Setup of job 5854:
==> flow/design.v (excerpt) <==
module apb_wrapper#(parameter addr_width = 5, data_width = 16)(
    input bit pclk,                   
    input bit preset_n,               
    input logic transfer,  
    input logic [addr_width - 1 : 0] apb_paddr,  
    input logic [data_width - 1 : 0] apb_pwdata,  
    input logic apb_control ,         
    output logic [data_width - 1 : 0] apb_spwdata,   
    output logic [data_width - 1 : 0] apb_prdata  
    );
Settings: LEC_CHECK=0, ABC_AREA=1, CAP_MARGIN=20, CORE_MARGIN=2, CORE_UTILIZATION=70, CTS_CLUSTER_DIAMETER=163, PLACE_DENSITY_LB_ADDON=0.18, SETUP_SLACK_MARGIN=-0.1, SLEW_MARGIN=20; clock period 2.28 ns.
run.sh (not shown) runs the stock make flow with config.mk's settings and CLKGATE_MAP_FILE=.
To summarise job 5854: no stage aborted, but the layout did not pass its checks, failing on negative setup slack.
--- input diff job 5854..job 7807 ---
- PLACE_DENSITY_LB_ADDON: 0.18 -> 0.16
- SETUP_SLACK_MARGIN: -0.1 -> 0.68
- CTS_CLUSTER_SIZE: unset -> 16
Findings:
Min sequential share of layout area across job 5854 and job 7807: job 7807. Summary of job 7807 over job 5854: met1 usage in global routing rose by 3.8 points; tally of unique sky130hd cells used after synthesis stayed essentially flat; wire length of the first global-routing pass rose by about 4.4%; worst setup slack fell by 0.039 ns. Clock latency reported for the late side of the worst-skew pair: job 7807 vs job 5854 — no meaningful difference. When job 7807 is measured against job 5854, its final period demand of the worst path turns out 0.039 ns higher. Run comparison: job 7807 critical path endpoint dut.prdata[3]; job 5854 critical path endpoint dut.prdata[14]. Non-clock buffer count was higher in the run labelled job 7807. Although it ran to completion, job 7807 produced a layout that fails the final checks because of negative setup slack. Job 7807 vs. job 5854: post-synthesis to final-layout area growth went up by 7.4 points.
The inputs of job 6664 differ from those of job 7807 as listed below.
- CTS_CLUSTER_DIAMETER removed (was 163)
- PLACE_DENSITY_LB_ADDON removed (was 0.16)
- ABC_AREA removed (was 1)
- CTS_CLUSTER_SIZE removed (was 16)
- SETUP_SLACK_MARGIN changed from 0.68 to 0.83
- the clock period (ns, I/O delays scaled along) changed from 2.28 to 3.1
Findings:
Job 6664 went all the way through the flow, and no timing, DRC or antenna check failed.
Sort job 6664 and job 7807 by switching fraction of total power desc -> top: job 7807
Note that the power after layout recorded for job 7807 amounts to 1.3 times the value seen in job 6664.
Comparing job 6664 and job 7807, the lower instance tally after logic synthesis is on job 6664.

* * *

== job 3441 ==
apb_wrapper again, from the RTL that the note above started with.
Settings: LEC_CHECK=0, ABC_AREA=1, CAP_MARGIN=40, CORE_MARGIN=2, CORE_UTILIZATION=72, CTS_CLUSTER_DIAMETER=163, CTS_CLUSTER_SIZE=15, PLACE_DENSITY_LB_ADDON=0.11, SETUP_SLACK_MARGIN=-0.12, SLEW_MARGIN=20; clock period 2.15 ns.
Job 3441: all stages done; final checks FAILED (setup timing).
## Diff of input files: job 2948 against job 3441
Settings: swapping 40 for 0 in CAP_MARGIN; clearing SETUP_SLACK_MARGIN, which used to be -0.12; swapping 15 for 14 in CTS_CLUSTER_SIZE; swapping 163 for 190 in CTS_CLUSTER_DIAMETER; clearing PLACE_DENSITY_LB_ADDON, which used to be 0.11; swapping 2.15 for 2.19 in the clock period (ns, I/O delays scaled along).
==> comparison <==
The flow for job 2948 finished, though final verification flagged setup timing. Job 2948 has register-to-register slack above what job 3441 had. On job 2948: clock buffer count from CTS is 7.0% higher than what job 3441 gave. Summary of job 2948 over job 3441: pin count of the biggest net entering global routing moved up; combined flip-flop and latch cell area has remained practically unchanged. Diff job 3441 -> job 2948 | design area | down slightly. Smallest hold slack delta for job 2948 relative to job 3441: 0.047 ns lower. Looking at slowest cell on the critical path, the dfrtp_2 result is from job 2948; the dfrtp_1 one comes from job 3441.
The following lists how job 2575 was set up differently from job 2948:
Settings: ABC_AREA removed (was 1); CTS_CLUSTER_DIAMETER removed (was 190); CAP_MARGIN changed from 0 to 20; CORE_UTILIZATION changed from 72 to 10; CTS_CLUSTER_SIZE removed (was 14); the clock period (ns, I/O delays scaled along) changed from 2.19 to 5.06.
--- outcome ---
Job 2575 closes out successfully: all stages finished, all timing, DRC and antenna checks passed.
Every stage of job 2948 finished as expected; the final checks, on the other hand, flagged setup timing, which means the layout fails.
Total power after layout delta for job 2575 relative to job 2948: 53% lower
Job 2575 has more setup slack than job 2948.
Job 2575 vs job 2948, worst hold margin went up by 0.19 ns.
Number of setup violations in the final report was higher in job 2948 than in job 2575.
The standard cells in job 2575 occupy less silicon area than those in job 2948 do.
Compared with job 2948, job 2575 shows a higher chip footprint.
Global route total overflow: job 2575 vs job 2948 identical
Relative to job 2575, the following input files were edited for job 8907:
Settings: CORE_UTILIZATION now 72, was 10; PLACE_DENSITY_LB_ADDON now 0.06, previously not set; the clock period (ns, I/O delays scaled along) now 2.15, was 5.06.
Looking only at largest net degree at the start of global routing, and setting everything else aside, the higher value of job 8907 and job 2575 goes to job 2575. Clock power: lower on job 2575. Comparing final core utilization for job 8907 and job 2575, the smaller number came from job 2575. Job 8907 -> job 2575: floorplan net count delta 0, exact match. Layout checks on job 8907: not met. Flow itself completed; violations: setup timing.
[inputs] job 6534 vs job 8907
Settings: PLACE_DENSITY_LB_ADDON removed (was 0.06); SETUP_SLACK_MARGIN newly set to -0.2.
Findings:
- From job 8907 to job 6534 the numbers moved as follows: half-perimeter wire length of the detailed placement result lower; number of cells produced by synthesis essentially unchanged.
- The log for job 6534 ends in 4_1_cts with error DPL-0033, so the run never completed.
- Job 8907 → job 6534: simple-gate share of the synthesized area roughly the same; cell area reported after detailed placement lower; routability-driven placement congestion ratio lower.
- Taking job 8907 as the reference, in job 6534 post-synthesis instance area flat, minimum setup slack after placement now sits higher.
- Reported for job 6534 and job 8907, count of state elements after synthesis turned out identical to the last digit.
- For post-placement cell count, job 8907 and job 6534 come out practically identical.

* * *

apb_wrapper again, from the RTL that the note above started with.
==> flow/config.mk <==
export PLATFORM = sky130hd
export DESIGN_NAME = apb_wrapper
export DESIGN_NICKNAME = apb_wrapper
export VERILOG_FILES = /design/flow/design.v
export SDC_FILE = /design/flow/constraint.sdc
export NUM_CORES = 4
export LEC_CHECK = 0
export ABC_AREA = 1
export CAP_MARGIN = 20
export CORE_MARGIN = 2
export CORE_UTILIZATION = 70
export CTS_CLUSTER_DIAMETER = 163
export PLACE_DENSITY_LB_ADDON = 0.12
export SETUP_SLACK_MARGIN = -0.11
export SLEW_MARGIN = 20
==> flow/constraint.sdc <==
create_clock -name core_clock -period 2.28 [get_ports {pclk}]
set_input_delay 0.4560 -clock core_clock [delete_from_list [all_inputs] [get_ports {pclk}]]
set_output_delay 0.4560 -clock core_clock [all_outputs]
set_load 0.01 [all_outputs]
The baseline reached the layout checks and failed them: setup timing.
Then changed:
Settings changed: ABC_AREA 1 to default, CORE_UTILIZATION 70 to 40, CTS_CLUSTER_DIAMETER 163 to default, PLACE_DENSITY_LB_ADDON 0.12 to default, SETUP_SLACK_MARGIN -0.11 to default.
Clock period 2.28 ns to 4.09 ns, I/O delays scaled along.
After rerunning: With this change the flow completed with no timing, DRC or antenna violations. Power came out lower by 44%. Final area fell by about 11%. Clock power is lower by 39%. Sequential power went down by about 44%. Via count drops by about 30%.
Then changed:
Settings changed: CORE_UTILIZATION 40 to 66.
Clock period 4.09 ns to 2.45 ns, I/O delays scaled along.
Effect:
- The changed run finished but fails on setup timing
- core utilization went up by 36 points
- sequential share of layout area came out lower by 3.3 points
- power is higher by 62%
- count of clock-buffer cells in the layout fell by 2
- first-iteration DRC count went up by 26%
Then changed:
Settings changed: CORE_UTILIZATION 66 to 44.
Clock period 2.45 ns to 3.86 ns, I/O delays scaled along.
What happened:
- Now the flow finished with timing, DRC and antenna clean
- routed wire length falls by 3.0%
- design area falls by 5.2%
- sequential share of layout area rose by 3.5 points
- worst hold slack loses 130 ps
- clock skew fell by 5.3 ps

* * *

## build 53
Starting RTL as in the previous note.
Settings: LEC_CHECK=0, ABC_AREA=1, CAP_MARGIN=20, CORE_MARGIN=2, CORE_UTILIZATION=70, SLEW_MARGIN=20; clock period 2.28 ns.
To summarise build 53: no stage aborted, but the layout did not pass its checks, failing on setup timing.
Inputs modified between build 53 and build 6:
# build 53
export LEC_CHECK = 0
export ABC_AREA = 1
export CAP_MARGIN = 20
export CORE_MARGIN = 2
export CORE_UTILIZATION = 70
export SLEW_MARGIN = 20
create_clock -name core_clock -period 2.28 [get_ports {pclk}]
# build 6
export LEC_CHECK = 0
export CAP_MARGIN = 20
export CORE_MARGIN = 2
export CORE_UTILIZATION = 70
export SLEW_MARGIN = 20
create_clock -name core_clock -period 4.15 [get_ports {pclk}]
### Flow results
- Build 6 | status: complete | timing, DRC, antenna: pass
- Relative to build 53, clock power has decreased by about 50% in build 6.
- Changes observed in build 6 relative to build 53: total number of multi-input combinational cells shows a reduction of 54%; cell area after layout shows a reduction of 4400 sq um; core utilization at floorplan shows a reduction of 0.33 points; number of global-route vias before repair shows a reduction of 30%; worst slack after detailed placement shows an increase of 1100 ps.
- Diff build 53 -> build 6: aggregate global-route resource usage went down by 4.2 points; maximum net fanout on the critical path moved up; number of inserted diodes increased by 1 relative to the old numbers.
Modified inputs, build 29 compared to build 6
# build 6
export LEC_CHECK = 0
export CAP_MARGIN = 20
export CORE_MARGIN = 2
export CORE_UTILIZATION = 70
export SLEW_MARGIN = 20
create_clock -name core_clock -period 4.15 [get_ports {pclk}]
# build 29
export LEC_CHECK = 0
export CAP_MARGIN = 20
export CORE_MARGIN = 2
export CORE_UTILIZATION = 40
export SLEW_MARGIN = 20
create_clock -name core_clock -period 5.0 [get_ports {pclk}]
==> comparison <==
Overall power of the completed layout, build 6 and build 29, higher one = build 6.
NOTE: HPWL after detailed placement in build 29 exceeds that of build 6
Via count of the first global-routing pass ended up 194 lower on build 29 than on build 6.
Count of buffers not belonging to the clock network in the layout, build 29 vs build 6: down by a little under 10%
Build 29 vs. build 6: number of standard cells in the final layout excluding fillers grew by 286; required time of the worst setup path increased 900 ps.
Setup changes, build 29 to build 26
# build 29
export LEC_CHECK = 0
export CAP_MARGIN = 20
export CORE_MARGIN = 2
export CORE_UTILIZATION = 40
export SLEW_MARGIN = 20
create_clock -name core_clock -period 5.0 [get_ports {pclk}]
# build 26
export LEC_CHECK = 0
export CAP_MARGIN = 20
export CORE_MARGIN = 2
export CORE_UTILIZATION = 40
export SETUP_SLACK_MARGIN = -0.35
export SLEW_MARGIN = 20
create_clock -name core_clock -period 3.86 [get_ports {pclk}]
==> results <==
- Delta (build 26 minus build 29): final design area excluding fillers increased 150 sq um; final standard cell utilization of the core +0.28 points; wire length saw little to no change.
Power figures rest on the tool's default switching activity, not on a simulated workload.
